==> flow/design.v (excerpt) <==
module pit(
	input               clk,
	input               rst_n,
	output              irq,
	input       [2:0]   io_address,
	input               io_read,
	output reg  [7:0]   io_readdata,
	input               io_write,
	input       [7:0]   io_writedata,
	output              speaker_out,
	input      [27:0]   clock_rate
);
reg [27:0] clk_rate;
always @(posedge clk) clk_rate <= clock_rate;
reg ce_system_counter;
reg [27:0] sum;
always @(posedge clk) begin : system_counter
	reg [27:0] sum_next;
	sum_next = sum + 28'd2386362;  
	ce_system_counter <= 1'b0;
	if(rst_n == 1'b0) sum <= 28'd0;
	else if(sum_next >= clk_rate) begin
		sum <= sum_next - clk_rate;
		ce_system_counter <= 1'b1;
	end
	else sum <= sum_next;
end
reg system_clock;
always @(posedge clk) begin
    if(rst_n == 1'b0)           system_clock <= 1'b0;
    else if(ce_system_counter)  system_clock <= ~system_clock;
end
always @(posedge clk) if(io_read) io_readdata <=
    (io_read && io_address == 0) ? counter_0_readdata :
  ...
clock: 6.96 ns
lec_check: 0
abc_area: 0
cap_margin: 15
cell_pad_in_sites_detail_placement: 0
core_aspect_ratio: 0.63
core_margin: 5
core_utilization: 64
cts_cluster_diameter: 359
gpl_routability_driven: 0
min_routing_layer: met1
place_density_lb_addon: 0.29
setup_slack_margin: 2.04
slew_margin: 5
run.sh (not shown) runs the stock make flow with config.mk's settings and CLKGATE_MAP_FILE=.
Edit:
- ABC_AREA: 0 -> default
- CAP_MARGIN: 15 -> 20
- CELL_PAD_IN_SITES_DETAIL_PLACEMENT: 0 -> default
- CORE_ASPECT_RATIO: 0.63 -> default
- CORE_MARGIN: 5 -> 2
- CORE_UTILIZATION: 64 -> 65
- CTS_CLUSTER_DIAMETER: 359 -> default
- GPL_ROUTABILITY_DRIVEN: 0 -> default
- MIN_ROUTING_LAYER: met1 -> default
- PLACE_DENSITY_LB_ADDON: 0.29 -> default
- SETUP_SLACK_MARGIN: 2.04 -> default
- SLEW_MARGIN: 5 -> 20
- clock period: 6.96 -> 5.12 ns (I/O delays scaled with it)
Critical path depth increases by 1.
Register-to-register slack got worse by 1.8 ns.
Synthesized cell count is unchanged.

Starting RTL as in the previous note.
// pit
module pit(
	input               clk,
	input               rst_n,
	output              irq,
	input       [2:0]   io_address,
	input               io_read,
	output reg  [7:0]   io_readdata,
	input               io_write,
	input       [7:0]   io_writedata,
	output              speaker_out,
	input      [27:0]   clock_rate
);
reg [27:0] clk_rate;
always @(posedge clk) clk_rate <= clock_rate;
reg ce_system_counter;
reg [27:0] sum;
always @(posedge clk) begin : system_counter
	reg [27:0] sum_next;
	sum_next = sum + 28'd2386362;  
	ce_system_counter <= 1'b0;
	if(rst_n == 1'b0) sum <= 28'd0;
	else if(sum_next >= clk_rate) begin
		sum <= sum_next - clk_rate;
		ce_system_counter <= 1'b1;
	end
	else sum <= sum_next;
end
reg system_clock;
always @(posedge clk) begin
    if(rst_n == 1'b0)           system_clock <= 1'b0;
    else if(ce_system_counter)  system_clock <= ~system_clock;
end
always @(posedge clk) if(io_read) io_readdata <=
    (io_read && io_address == 0) ? counter_0_readdata :
    (io_read && io_address == 1) ? counter_1_readdata :
    (io_read && io_address == 2) ? counter_2_readdata :
    (io_read && io_address[2])   ? { 2'b0, spk_out, counter_1_toggle, 2'b0, speaker_enable, speaker_gate } :
                                     8'd0;  
reg [5:0] counter_1_cnt;
always @(posedge clk) begin
    if(rst_n == 1'b0)                                       counter_1_cnt <= 6'd0;
    else if(ce_system_counter && counter_1_cnt == 6'd35)    counter_1_cnt <= 6'd0;
    else if(ce_system_counter)                              counter_1_cnt <= counter_1_cnt + 6'd1;
end
reg counter_1_toggle;
always @(posedge clk) begin
    if(rst_n == 1'b0)                                       counter_1_toggle <= 1'b0;
    else if(ce_system_counter && counter_1_cnt == 6'd35)    counter_1_toggle <= ~(counter_1_toggle);
end
reg speaker_gate;
always @(posedge clk) begin
    if(rst_n == 1'b0)                  speaker_gate <= 1'b0;
    else if(io_write && io_address[2]) speaker_gate <= io_writedata[0];
end
reg speaker_enable;
always @(posedge clk) begin
  ...
clock: 4.23 ns
lec_check: 0
cap_margin: 20
core_aspect_ratio: 1.43
core_margin: 3
core_utilization: 72
gpl_routability_driven: 0
min_routing_layer: met1
place_density_lb_addon: 0.05
setup_slack_margin: 0.4
slew_margin: 20
Change:
Settings changed: CORE_ASPECT_RATIO 1.43 to default, CORE_MARGIN 3 to 2, CORE_UTILIZATION 72 to 51, GPL_ROUTABILITY_DRIVEN 0 to default, MIN_ROUTING_LAYER met1 to default, PLACE_DENSITY_LB_ADDON 0.05 to default, SETUP_SLACK_MARGIN 0.4 to default.
Clock period 4.23 ns to 6.05 ns, I/O delays scaled along.
Outcome: Critical path depth does not change; cell area drops by 0.43%; clock skew drops by 13 ps; final cell count climbs by about 4.7%; routed wire length drops by about 1.4%; die size climbs by about 36%; synthesized area does not change; non-clock buffer count drops by 30; register-to-register slack improved by 490 ps; setup slack improved by 490 ps.
Change:
Settings changed: CORE_UTILIZATION 51 to 18.
Clock period 6.05 ns to 11.3 ns, I/O delays scaled along.
Outcome: Critical path depth came out higher by 1; cell area goes up by 4.7%; setup slack gains 5200 ps.
Change:
Settings changed: CORE_UTILIZATION 18 to 40, SETUP_SLACK_MARGIN from default to 0.68.
Clock period 11.3 ns to 5.47 ns, I/O delays scaled along.
Design area fell by 3.8%.
Sequential cell count stays the same.
Setup slack gets worse by 5000 ps.
Die area fell by 54%.
Hold slack loses 7.0 ps.
Global-route usage increases by 11 points.
Clock power grows by 110%.
Change:
Settings changed: CORE_UTILIZATION 40 to 72, PLACE_DENSITY from default to 0.67, SETUP_SLACK_MARGIN 0.68 to default.
Clock period 5.47 ns to 9.45 ns, I/O delays scaled along.
Effect:
- wire length falls by 2.8%
- clock skew falls by 15 ps
- die size falls by 44%
- worst setup slack improved by 3400 ps
- total power falls by 45%
- fmax falls by 12%

== run A ==
Starting RTL as in the previous note.
==> flow/config.mk <==
export PLATFORM = sky130hd
export DESIGN_NAME = pit
export DESIGN_NICKNAME = pit
export VERILOG_FILES = /design/flow/design.v
export SDC_FILE = /design/flow/constraint.sdc
export NUM_CORES = 4
export LEC_CHECK = 0
export ABC_AREA = 1
export CAP_MARGIN = 20
export CORE_MARGIN = 2
export CORE_UTILIZATION = 72
export CTS_CLUSTER_DIAMETER = 29
export PLACE_DENSITY = 0.41
export SETUP_SLACK_MARGIN = 0.92
export SLEW_MARGIN = 20
==> flow/constraint.sdc <==
create_clock -name core_clock -period 3.28 [get_ports {clk}]
set_input_delay 0.6560 -clock core_clock [delete_from_list [all_inputs] [get_ports {clk}]]
set_output_delay 0.6560 -clock core_clock [all_outputs]
set_load 0.01 [all_outputs]
Stage in which a tool error killed run A: global routing (5_1_grt).
[inputs] run B vs run A
Settings: putting PLACE_DENSITY_LB_ADDON at 0.08 where nothing was set; clearing SETUP_SLACK_MARGIN, which used to be 0.92; swapping 29 for 153 in CTS_CLUSTER_DIAMETER; clearing PLACE_DENSITY, which used to be 0.41.
## What came out
- Final checks on run B, whose flow otherwise completed, came back failing, citing setup timing.
- What ended run A was a tool error in global routing (5_1_grt); the run never finished.
- In terms of yosys synthesis chip area, run A and run B differ only marginally.
- Number of instances resized during post-cts repair: run B and run A compared, lower one is run B
- Total die size: run A vs run B identical
- Count of flip-flops with a built-in enable after synthesis came out exactly the same in run B and run A.
- Looking only at post-CTS setup buffer count, and setting everything else aside, the higher value of run B and run A goes to run A.
## Diff of input files: run C against run B
Settings: clearing ABC_AREA, which used to be 1; clearing CTS_CLUSTER_DIAMETER, which used to be 153; swapping 72 for 40 in CORE_UTILIZATION; clearing PLACE_DENSITY_LB_ADDON, which used to be 0.08; swapping 3.28 for 5.47 in the clock period (ns, I/O delays scaled along).
Run C completed every stage of the flow, and the final layout passed the timing, DRC and antenna checks.
Taking run B as 1.0, run C lands at 0.883 on total half-perimeter wirelength after legalization and detailed placement.
Run C: pin slew with the least headroom to its limit 0.24 ns above run B
Number of signal-net inverters in the final layout (run B / run C): 3.9
Net switching share of the total power, run C and run B: larger value in run B
Clock share of power: run C vs run B up 6.8 points
Fmax (run C / run B): 0.77
Diff run B..run C | sum of overflow across all layers after global routing | unchanged
In run C, the worst-case register-to-register setup slack came out 1.12 ns above the value in run B.
Re cell count after synthesis: run C and run B aren't equal, and the higher value belongs to run B.
Run C vs run B — number of vias in the routed layout dropped 3239.
Min mux contribution to synthesized area across run C and run B: run B
Setup changes, run C to run D
Settings: swapping 5.47 for 10.0 in the clock period (ns, I/O delays scaled along).
[summary]
In run D, the final instance area came out 0.39% below the value in run C. In the reports for run D and run C, the larger maximum number of pins on one net before global-route repair belongs to run D. Run D — combinational share of cell area 0.21 points higher, run C as reference. Run D: number of inserted filler cells in the final layout higher than run C. Against run C as the reference, run D delivers a higher fraction of met1 tracks used by global routing. All of run D and run C finish clean.
Power figures rest on the tool's default switching activity, not on a simulated workload.
